==> inputs of 05-03 <==
==> flow/design.v <==
module apb_master #(
    parameter DATA_WD = 8,
    parameter ADDR_WD = 8
) (
    input                         clk,
    input                         rst_n,
    input [DATA_WD + ADDR_WD : 0] cmd_in,
    input                         cmd_vld,
    input [DATA_WD - 1 : 0]       prdata,
    input                         pready,
    output                        cmd_rdy,
    output                        psel,
    output                        penable,
    output                        pwrite,
    output [ADDR_WD - 1 : 0]      paddr,
    output [DATA_WD - 1 : 0]      pwdata,
    output                        read_vld,
    output [DATA_WD - 1 : 0]      read_data
);
localparam [1:0] IDLE = 2'b00;
localparam [1:0] SETUP = 2'b01;
localparam [1:0] ACCESS = 2'b11;
reg [1:0] state,next_state;
reg r_psel,r_penable;
assign psel = r_psel;
assign penable = r_penable;
reg [DATA_WD + ADDR_WD : 0] r_cmd_in;
wire cmd_fire;
assign cmd_fire = cmd_vld && cmd_rdy;
assign cmd_rdy = state == IDLE;
always @(posedge clk or negedge rst_n) begin
    if(!rst_n) begin
        state <= IDLE;
    end
    else begin
        state <= next_state;
    end
end
always @(*) begin
    case(state)
        IDLE: begin
            if(cmd_fire) begin
                next_state = SETUP;
            end
            else begin
                next_state = IDLE;
            end
        end
        SETUP: begin
            next_state = ACCESS;
        end
        ACCESS: begin
            if(pready) begin
                next_state = IDLE;
            end
            else begin
                next_state = ACCESS;
            end
        end
        default: begin
            next_state = IDLE;
        end
    endcase
end
always @(*) begin
    r_psel = 'b0;
    r_penable = 'b0;
    case(state)
        IDLE: begin
        end
        SETUP: begin
            r_psel = 1'b1;
        end
        ACCESS: begin
            r_psel = 1'b1;
            r_penable = 1'b1;
        end
        default: begin
        end
    endcase
end
always @(posedge clk or negedge rst_n) begin
    if(!rst_n) begin
        r_cmd_in <= 'b0;
    end
    else if(cmd_fire) begin
        r_cmd_in <= cmd_in;
    end
end
assign paddr  = r_cmd_in[DATA_WD + ADDR_WD - 1 : DATA_WD];
assign pwdata = r_cmd_in[DATA_WD - 1 : 0];
assign pwrite = r_cmd_in[DATA_WD + ADDR_WD];
assign read_data = prdata;
assign read_vld = ~pwrite && pready;
endmodule
module apb_slave #(
    parameter DATA_WD = 8,
    parameter ADDR_WD = 8 
) (
    input                    clk,
    input                    rst_n,
    input                    psel,
    input                    penable,
    input                    pwrite,
    input  [ADDR_WD - 1 : 0] paddr,
    input  [DATA_WD - 1 : 0] pwdata,
    output [DATA_WD - 1 : 0] prdata,
    output                   pready
);
localparam ADDR_MAX = (1 << ADDR_WD);
reg [DATA_WD - 1 : 0] mem [ADDR_MAX - 1 : 0];
localparam [1:0] IDLE = 2'b00;
localparam [1:0] SETUP = 2'b01;
localparam [1:0] ACCESS = 2'b11; 
reg [1:0] state,next_state;
wire apb_fire;
assign apb_fire = psel && penable && pready;
always @(posedge clk or negedge rst_n) begin
    if(!rst_n) begin
        state <= IDLE;
    end
    else begin
        state <= next_state;
    end
end
always @(*) begin
    case(state) 
        IDLE: begin
            if(psel) begin
                next_state = SETUP;
            end
            else begin
                next_state = IDLE;
            end
        end
        SETUP: begin
            next_state = ACCESS;
        end
        ACCESS: begin
            if(!pready) begin
                next_state = ACCESS;
            end
            else if(psel) begin
                next_state = SETUP;
            end
            else begin
                next_state = IDLE;
            end
        end
        default: begin
            next_state = IDLE;
        end
    endcase
end
reg r_pready;
assign pready = r_pready;
always @(*) begin
    case(state)
        IDLE: begin
            r_pready = 1'b0;            
        end 
        SETUP: begin
            r_pready = 1'b0;            
        end
        ACCESS: begin
            if(psel && penable) begin
                r_pready = 1'b1;
            end
            else begin
                r_pready = 1'b0;
            end
        end
        default: begin
            r_pready = 1'b0;
        end
    endcase
end
always @(posedge clk) begin
    if(apb_fire && pwrite) begin
        mem[paddr] <= pwdata;
    end
end
assign prdata = mem[paddr];
endmodule
module apb_top #(
    parameter DATA_WD = 8,
    parameter ADDR_WD = 8 
) (
    input                         clk,
    input                         rst_n,
    input [DATA_WD + ADDR_WD : 0] cmd_in,
    input                         cmd_vld,
    output                        cmd_rdy,
    output                        read_vld,
    output [DATA_WD - 1 : 0]      read_data
);
    wire psel,penable,pwrite,pready;
    wire [DATA_WD - 1 : 0] pwdata;
    wire [ADDR_WD - 1 : 0] paddr;
    wire [DATA_WD - 1 : 0] prdata;
   apb_master  #(
              .DATA_WD(DATA_WD),
              .ADDR_WD(ADDR_WD)
            )u_apb_master(
              .clk(clk),
              .rst_n(rst_n),
              .cmd_in(cmd_in),
              .cmd_vld(cmd_vld),
              .prdata(prdata),
              .pready(pready),
              .cmd_rdy(cmd_rdy),
              .psel(psel),
              .penable(penable),
              .pwrite(pwrite),
              .paddr(paddr),
              .pwdata(pwdata),
              .read_vld(read_vld),
              .read_data(read_data)
            );
   apb_slave  #(
             .DATA_WD(DATA_WD),
             .ADDR_WD(ADDR_WD)
           )u_apb_slave(
             .clk(clk),
             .rst_n(rst_n),
             .psel(psel),
             .penable(penable),
             .pwrite(pwrite),
             .paddr(paddr),
             .pwdata(pwdata),
             .prdata(prdata),
             .pready(pready)
           );
endmodule
==> flow/run.sh <==
#!/bin/bash
# the make line also repeats each setting of config.mk as NAME=value (left out here)
make -C /OpenROAD-flow-scripts/flow DESIGN_CONFIG=/design/flow/config.mk WORK_HOME=/design/flow/orfs CLKGATE_MAP_FILE= finish
==> flow/config.mk <==
export PLATFORM = sky130hd
export DESIGN_NAME = apb_top
export DESIGN_NICKNAME = apb_top
export VERILOG_FILES = /design/flow/design.v
export SDC_FILE = /design/flow/constraint.sdc
export NUM_CORES = 4
export LEC_CHECK = 0
export ABC_AREA = 1
export CAP_MARGIN = 20
export CORE_MARGIN = 2
export CORE_UTILIZATION = 40
export HOLD_SLACK_MARGIN = 0.24
export SLEW_MARGIN = 20
==> flow/constraint.sdc <==
create_clock -name core_clock -period 6.0 [get_ports {clk}]
set_input_delay 1.2000 -clock core_clock [delete_from_list [all_inputs] [get_ports {clk}]]
set_output_delay 1.2000 -clock core_clock [all_outputs]
set_load 0.01 [all_outputs]
==> inputs of 05-04, as changes to 05-03 <==
ABC_AREA = default   (was 1)
CORE_UTILIZATION = 72   (was 40)
HOLD_SLACK_MARGIN = default   (was 0.24)
PLACE_DENSITY = 0.95   (was default)
==> flow/constraint.sdc (replaced) <==
create_clock -name core_clock -period 3.73 [get_ports {clk}]
set_input_delay 0.7460 -clock core_clock [delete_from_list [all_inputs] [get_ports {clk}]]
set_output_delay 0.7460 -clock core_clock [all_outputs]
set_load 0.01 [all_outputs]
==> comparison <==
- 05-03 went through all stages and came out clean. 05-04 never finished: it broke off in 5_1_grt.
- Of 05-03 and 05-04, 05-03 has the higher die area (gap 93%, measured against 05-04).
- Against 05-03, the synthesized cell count of 05-04 is smaller by 56%.
- In 05-04 the area after synthesis is lower than in 05-03, by about 7.5%.
